// multiplier
module multiplier (
    output Ready,
    output Valid,
    output [31:0] R,
    input [15:0] X,
    input [15:0] Y,
    input Clk,
    input Rst
);
For scale: about 1300 cells after synthesis, ~38 flip-flops, ~68 I/O pins.
make LEC_CHECK=0 ABC_AREA=1 CAP_MARGIN=20 CORE_MARGIN=2 CORE_UTILIZATION=69 CTS_CLUSTER_DIAMETER=288 CTS_CLUSTER_SIZE=99 PLACE_DENSITY=0.36 SLEW_MARGIN=20 TNS_END_PERCENT=10 finish   # period 4.9 ns
run.sh (not shown) runs the stock make flow with config.mk's settings and CLKGATE_MAP_FILE=.
The starting point did not get past 4_1_cts on DPL-0038.
Next try:
--- a/flow/config.mk
+++ b/flow/config.mk
@@ -11,6 +11,2 @@
 export CORE_UTILIZATION = 69
-export CTS_CLUSTER_DIAMETER = 288
-export CTS_CLUSTER_SIZE = 99
-export PLACE_DENSITY = 0.36
 export SLEW_MARGIN = 20
-export TNS_END_PERCENT = 10
==> flow/constraint.sdc (replaced) <==
create_clock -name core_clock -period 8.47 [get_ports {Clk}]
set_input_delay 1.6940 -clock core_clock [delete_from_list [all_inputs] [get_ports {Clk}]]
set_output_delay 1.6940 -clock core_clock [all_outputs]
set_load 0.01 [all_outputs]
The changed run stopped in 4_1_cts (DPL-0038).
Die area does not change.
Synthesized cell count does not change.
Synthesized area does not change.
Next try:
--- a/flow/config.mk
+++ b/flow/config.mk
@@ -7,6 +7,7 @@
 export LEC_CHECK = 0
-export ABC_AREA = 1
 export CAP_MARGIN = 20
 export CORE_MARGIN = 2
-export CORE_UTILIZATION = 69
+export CORE_UTILIZATION = 58
+export SETUP_SLACK_MARGIN = 1.26
 export SLEW_MARGIN = 20
+export TNS_END_PERCENT = 40
==> flow/constraint.sdc (replaced) <==
create_clock -name core_clock -period 7.09 [get_ports {Clk}]
set_input_delay 1.4180 -clock core_clock [delete_from_list [all_inputs] [get_ports {Clk}]]
set_output_delay 1.4180 -clock core_clock [all_outputs]
set_load 0.01 [all_outputs]
Outcome: Now the flow finished but fails on negative setup slack. Synthesized cell count grows by 17%. Synthesized area is higher by 20%. Die area increases by 41%.
Next try:
--- a/flow/config.mk
+++ b/flow/config.mk
@@ -7,7 +7,8 @@
 export LEC_CHECK = 0
+export ABC_AREA = 1
 export CAP_MARGIN = 20
 export CORE_MARGIN = 2
-export CORE_UTILIZATION = 58
-export SETUP_SLACK_MARGIN = 1.26
+export CORE_UTILIZATION = 70
+export CTS_CLUSTER_DIAMETER = 29
+export SETUP_SLACK_MARGIN = 2.14
 export SLEW_MARGIN = 20
-export TNS_END_PERCENT = 40
==> flow/constraint.sdc (replaced) <==
create_clock -name core_clock -period 8.75 [get_ports {Clk}]
set_input_delay 1.7500 -clock core_clock [delete_from_list [all_inputs] [get_ports {Clk}]]
set_output_delay 1.7500 -clock core_clock [all_outputs]
set_load 0.01 [all_outputs]
Result:
- The new run ended with an error in 4_1_cts, error DPL-0038
- die size is lower by 30%
- area after synthesis is lower by 17%
- synthesized cell count is lower by 15%

Setup of job 7752:
Starting RTL as in the previous note.
==> flow/config.mk <==
export PLATFORM = sky130hd
export DESIGN_NAME = multiplier
export DESIGN_NICKNAME = multiplier
export VERILOG_FILES = /design/flow/design.v
export SDC_FILE = /design/flow/constraint.sdc
export NUM_CORES = 4
export LEC_CHECK = 0
export CAP_MARGIN = 20
export CELL_PAD_IN_SITES_DETAIL_PLACEMENT = 2
export CORE_ASPECT_RATIO = 1.88
export CORE_MARGIN = 2
export CORE_UTILIZATION = 32
export CTS_CLUSTER_SIZE = 75
export MIN_ROUTING_LAYER = met1
export SLEW_MARGIN = 30
==> flow/constraint.sdc <==
create_clock -name core_clock -period 14.3 [get_ports {Clk}]
set_input_delay 2.8600 -clock core_clock [delete_from_list [all_inputs] [get_ports {Clk}]]
set_output_delay 2.8600 -clock core_clock [all_outputs]
set_load 0.01 [all_outputs]
Job 7752 -> stages 100% | layout checks FAIL | setup timing
What job 6729 does differently from job 7752 at the input level:
- TNS_END_PERCENT now 5, previously not set
- SETUP_SLACK_MARGIN now 0.69, previously not set
- SLEW_MARGIN now 10, was 30
- CELL_PAD_IN_SITES_DETAIL_PLACEMENT now 0, was 2
- CORE_UTILIZATION now 28, was 32
- the clock period (ns, I/O delays scaled along) now 9.48, was 14.3
--- outcome ---
- Job 7752 and job 6729: no clean run
- | job 7752 | all stages done | FAIL | setup timing |
- Min part of the total power dissipated in the clock network across job 7752 and job 6729: job 6729
- Global routing met2 resource utilization: job 6729 < job 7752
- Largest driver fanout on the critical path ends up lower on job 6729.
- In job 6729 the combinational power turned out about 35% higher than in job 7752.
Here is what was changed in the inputs of job 9269 compared with job 6729.
- clearing CTS_CLUSTER_SIZE, which used to be 75
- clearing MIN_ROUTING_LAYER, which used to be met1
- swapping 10 for 20 in SLEW_MARGIN
- clearing CELL_PAD_IN_SITES_DETAIL_PLACEMENT, which used to be 0
- clearing SETUP_SLACK_MARGIN, which used to be 0.69
- swapping 28 for 40 in CORE_UTILIZATION
- clearing CORE_ASPECT_RATIO, which used to be 1.88
- clearing TNS_END_PERCENT, which used to be 5
- swapping 9.48 for 13.0 in the clock period (ns, I/O delays scaled along)
==> comparison <==
Job 9269 finished every step from synthesis to the final layout, and the layout passed the timing, DRC and antenna checks.
Job 9269 vs. job 6729: final hold slack went down by 0.0062 ns.
As far as tally of unique sky130hd cells used after synthesis goes, job 9269 and job 6729 are indistinguishable; the numbers are identical.
Relative to job 6729, final instance count without filler cells decreased by 12% in job 9269.
Job 9269: setup slack on the worst flop-to-flop path is 3.76 ns higher than what job 6729 reported.
Summary of job 9269 over job 6729: global-route usage went up by 4.4 points; final core utilization climbed 12 points; via count lower; post-synthesis to final-layout area growth saw a decrease; least setup slack across all paths after layout up 2.75 ns.
Higher number of gates resized after CTS was reported by job 6729, not job 9269.
> inputs changed (job 9269 -> job 9337)
- PLACE_DENSITY now 0.36, previously not set
- CORE_UTILIZATION now 69, was 40
- CTS_CLUSTER_SIZE now 99, previously not set
- ABC_AREA now 1, previously not set
- the clock period (ns, I/O delays scaled along) now 5.66, was 13.0
[summary]
Flow for job 9337 halted at 4_1_cts, error code DPL-0038.
Relative to job 9269, the post-synthesis compound-gate area fraction of job 9337 is lower by 4.6 points.
Summary of job 9337 over job 9269: yosys synthesis chip area decreased by about 17% relative to the old numbers; post-DP HPWL decreased by 16% relative to the old numbers; number of instances in the synthesized netlist decreased by about 15% relative to the old numbers; adder-cell area share of the yosys netlist increased by 5.2 points relative to the old numbers.
Modified inputs, job 524 compared to job 9337
- swapping 69 for 70 in CORE_UTILIZATION
- clearing CTS_CLUSTER_SIZE, which used to be 99
- putting SETUP_SLACK_MARGIN at 2.14 where nothing was set
- putting CTS_CLUSTER_DIAMETER at 27 where nothing was set
- clearing PLACE_DENSITY, which used to be 0.36
- swapping 5.66 for 8.75 in the clock period (ns, I/O delays scaled along)
Job 524 improves on job 9337 in placeable core area. Job 524 did not run to completion, as it errored out during 4_1_cts. Job 9337 -> job 524: synthesized cell count delta 0, exact match. Die width delta for job 524 relative to job 9337: 0.69% lower.
Changes in job 5935 relative to job 524:
- CORE_UTILIZATION changed from 70 to 66
- CTS_CLUSTER_SIZE newly set to 99
### Flow results
Job 5935 terminated abnormally: 4_1_cts reported DPL-0033.
Job 524: it failed with a tool error in 4_1_cts, so there are no final results.
Job 5935 vs. job 524: HPWL after detailed placement fell by 11%, placement-stage worst setup slack +0.35 ns.
The synthesized cell count was comparable across job 524 and job 5935.
As far as distinct cell type count of the synthesized netlist goes, job 524 and job 5935 are indistinguishable; the numbers are identical.
Job 5935 against job 524: initial core utilization fell by 3.8 points, core area shows an increase of 740 um^2, placed standard-cell area now sits at about the same level.
Comparing job 524 and job 5935, the higher die area is on job 5935.
Horizontal die size: job 5935 > job 524
No activity file was given, so power comes from the tool's default toggle rates.
